==> flow/design.v (excerpt) <==
module AMBA_AXI_ram
#(
	parameter ID_WIDTH = 4,
	parameter ADDR_WIDTH = 8,
	parameter DATA_WIDTH = 16,
	parameter BRESP_WIDTH = 3,
	parameter WR_MEM_DELAY = 0,
	parameter RD_MEM_DELAY = 0
)
(
	clk,
	rst_n,
	s_axi_awvalid,
	s_axi_awready,
	s_axi_awid,
	s_axi_awaddr,
	s_axi_awlen,
	s_axi_awsize,
	s_axi_awburst, 							 
	s_axi_wvalid,
	s_axi_wready,
	s_axi_wdata,
	s_axi_wstrb, 
	s_axi_wlast,
	s_axi_bvalid,
	s_axi_bready,
	s_axi_bid,
	s_axi_bresp,
	s_axi_arvalid,
	s_axi_arready,
	s_axi_arid,
	s_axi_araddr,
	s_axi_arlen,
	s_axi_arsize,
	s_axi_arburst,
	s_axi_rvalid,
	s_axi_rready,
	s_axi_rid,
	s_axi_rdata,
	s_axi_rresp,
	s_axi_rlast
);
Settings: LEC_CHECK=0, CAP_MARGIN=20, CORE_MARGIN=2, CORE_UTILIZATION=65, CTS_CLUSTER_SIZE=57, HOLD_SLACK_MARGIN=0.3, SETUP_SLACK_MARGIN=0.97, SLEW_MARGIN=20; clock period 3.8 ns.
run.sh (not shown) runs the stock make flow with config.mk's settings and CLKGATE_MAP_FILE=.
The starting point stopped in global routing (GRT-0232).
Edit:
CORE_UTILIZATION = 40   (was 65)
CTS_CLUSTER_SIZE = default   (was 57)
HOLD_SLACK_MARGIN = default   (was 0.3)
SETUP_SLACK_MARGIN = default   (was 0.97)
clock period = 5.19 ns   (was 3.8 ns; I/O delays follow)
After rerunning: The new run finished with timing, DRC and antenna clean. Area after synthesis is unchanged. Synthesized cell count stays the same. Die area rises by well over a third.
Edit:
ABC_AREA = 1   (was default)
CORE_ASPECT_RATIO = 0.87   (was default)
CORE_UTILIZATION = 70   (was 40)
CTS_CLUSTER_DIAMETER = 69   (was default)
CTS_CLUSTER_SIZE = 20   (was default)
MAX_ROUTING_LAYER = met5   (was default)
TNS_END_PERCENT = 15   (was default)
clock period = 4.08 ns   (was 5.19 ns; I/O delays follow)
The new run ran to the end with no violations.
Design area shrinks by a few percent.
Cell count grows by a quarter to a third.
Synthesized cell count grows by well over a third.
Area after synthesis grows slightly.
Count of clock-buffer cells in the layout shrinks by 191.
Sequential power grows by a quarter to a third.
Power grows by roughly a tenth.
Edit:
ABC_AREA = default   (was 1)
CORE_ASPECT_RATIO = default   (was 0.87)
CORE_UTILIZATION = 65   (was 70)
CTS_CLUSTER_DIAMETER = default   (was 69)
CTS_CLUSTER_SIZE = 57   (was 20)
MAX_ROUTING_LAYER = default   (was met5)
SETUP_SLACK_MARGIN = 1.41   (was default)
TNS_END_PERCENT = default   (was 15)
clock period = 5.5 ns   (was 4.08 ns; I/O delays follow)
Final cell count drops by a quarter to a third.
Critical path depth goes down by 3.
Routed wire length goes up by well over a third.
Utilization is lower by 1.5 points.
Hold slack degrades by 0.26 ns.
Setup slack improves by 0.76 ns.
Clock power is higher by a few percent.
Register-to-register slack gets better by 0.76 ns.
Maximum frequency shrinks by about a fifth.
Power falls by about a fifth.
Flip-flop count does not change.

AMBA_AXI_ram again, from the RTL that the note above started with.
## AMBA_AXI_ram
module AMBA_AXI_ram
#(
	parameter ID_WIDTH = 4,
	parameter ADDR_WIDTH = 8,
	parameter DATA_WIDTH = 16,
	parameter BRESP_WIDTH = 3,
	parameter WR_MEM_DELAY = 0,
	parameter RD_MEM_DELAY = 0
)
(
	clk,
	rst_n,
	s_axi_awvalid,
	s_axi_awready,
	s_axi_awid,
	s_axi_awaddr,
	s_axi_awlen,
	s_axi_awsize,
	s_axi_awburst, 							 
	s_axi_wvalid,
	s_axi_wready,
	s_axi_wdata,
	s_axi_wstrb, 
	s_axi_wlast,
	s_axi_bvalid,
	s_axi_bready,
	s_axi_bid,
	s_axi_bresp,
	s_axi_arvalid,
	s_axi_arready,
	s_axi_arid,
	s_axi_araddr,
	s_axi_arlen,
	s_axi_arsize,
	s_axi_arburst,
	s_axi_rvalid,
	s_axi_rready,
	s_axi_rid,
	s_axi_rdata,
	s_axi_rresp,
	s_axi_rlast
);
clock: 5.5 ns
lec_check: 0
cap_margin: 20
cell_pad_in_sites_global_placement: 1
core_aspect_ratio: 1.88
core_margin: 2
core_utilization: 56
cts_cluster_diameter: 322
cts_cluster_size: 73
hold_slack_margin: 0.28
place_density: 0.38
slew_margin: 20
tns_end_percent: 35
The first run failed in global routing (GRT-0116).
Edit:
Settings changed: ABC_AREA from default to 1, CELL_PAD_IN_SITES_GLOBAL_PLACEMENT 1 to default, CORE_ASPECT_RATIO 1.88 to default, CORE_UTILIZATION 56 to 66, CTS_CLUSTER_DIAMETER 322 to default, CTS_CLUSTER_SIZE 73 to 99, HOLD_SLACK_MARGIN 0.28 to default, PLACE_DENSITY 0.38 to 0.36, TNS_END_PERCENT 35 to 10.
Clock period 5.5 ns to 1.74 ns, I/O delays scaled along.
After rerunning: The changed run produced a layout that fails on setup timing; die area decreases by 14%; synthesized cell count increases by 68%; synthesized area increases by 0.83%.
Edit:
Settings changed: ABC_AREA 1 to default, CORE_UTILIZATION 66 to 53, CTS_CLUSTER_SIZE 99 to default, PLACE_DENSITY 0.36 to default, PLACE_DENSITY_LB_ADDON from default to 0.0.
Clock period 1.74 ns to 2.92 ns, I/O delays scaled along.
Outcome:
- The new run completed and failed the layout checks on setup timing
- clock-buffer cell count rose by 16
- clock skew rose by 0.0086 ns
- worst hold slack improves by 0.19 ns
- combinational power fell by 42%
- sequential share of layout area barely changes
Edit:
Settings changed: CORE_ASPECT_RATIO from default to 0.87, CORE_UTILIZATION 53 to 58, CTS_CLUSTER_DIAMETER from default to 69, MAX_ROUTING_LAYER from default to met5, PLACE_DENSITY_LB_ADDON 0.0 to default, TNS_END_PERCENT 10 to 15.
Clock period 2.92 ns to 4.02 ns, I/O delays scaled along.
What happened:
- The changed run reached the layout checks and failed them: setup timing
- synthesized area stays the same
- critical path depth falls by 3
- power falls by 31%
- worst setup slack improved by 0.50 ns
- non-clock buffer count falls by 752
- design area falls by 8.3%
- first-iteration DRC count rises by 10%
Power is estimated from default activity; no workload was simulated.
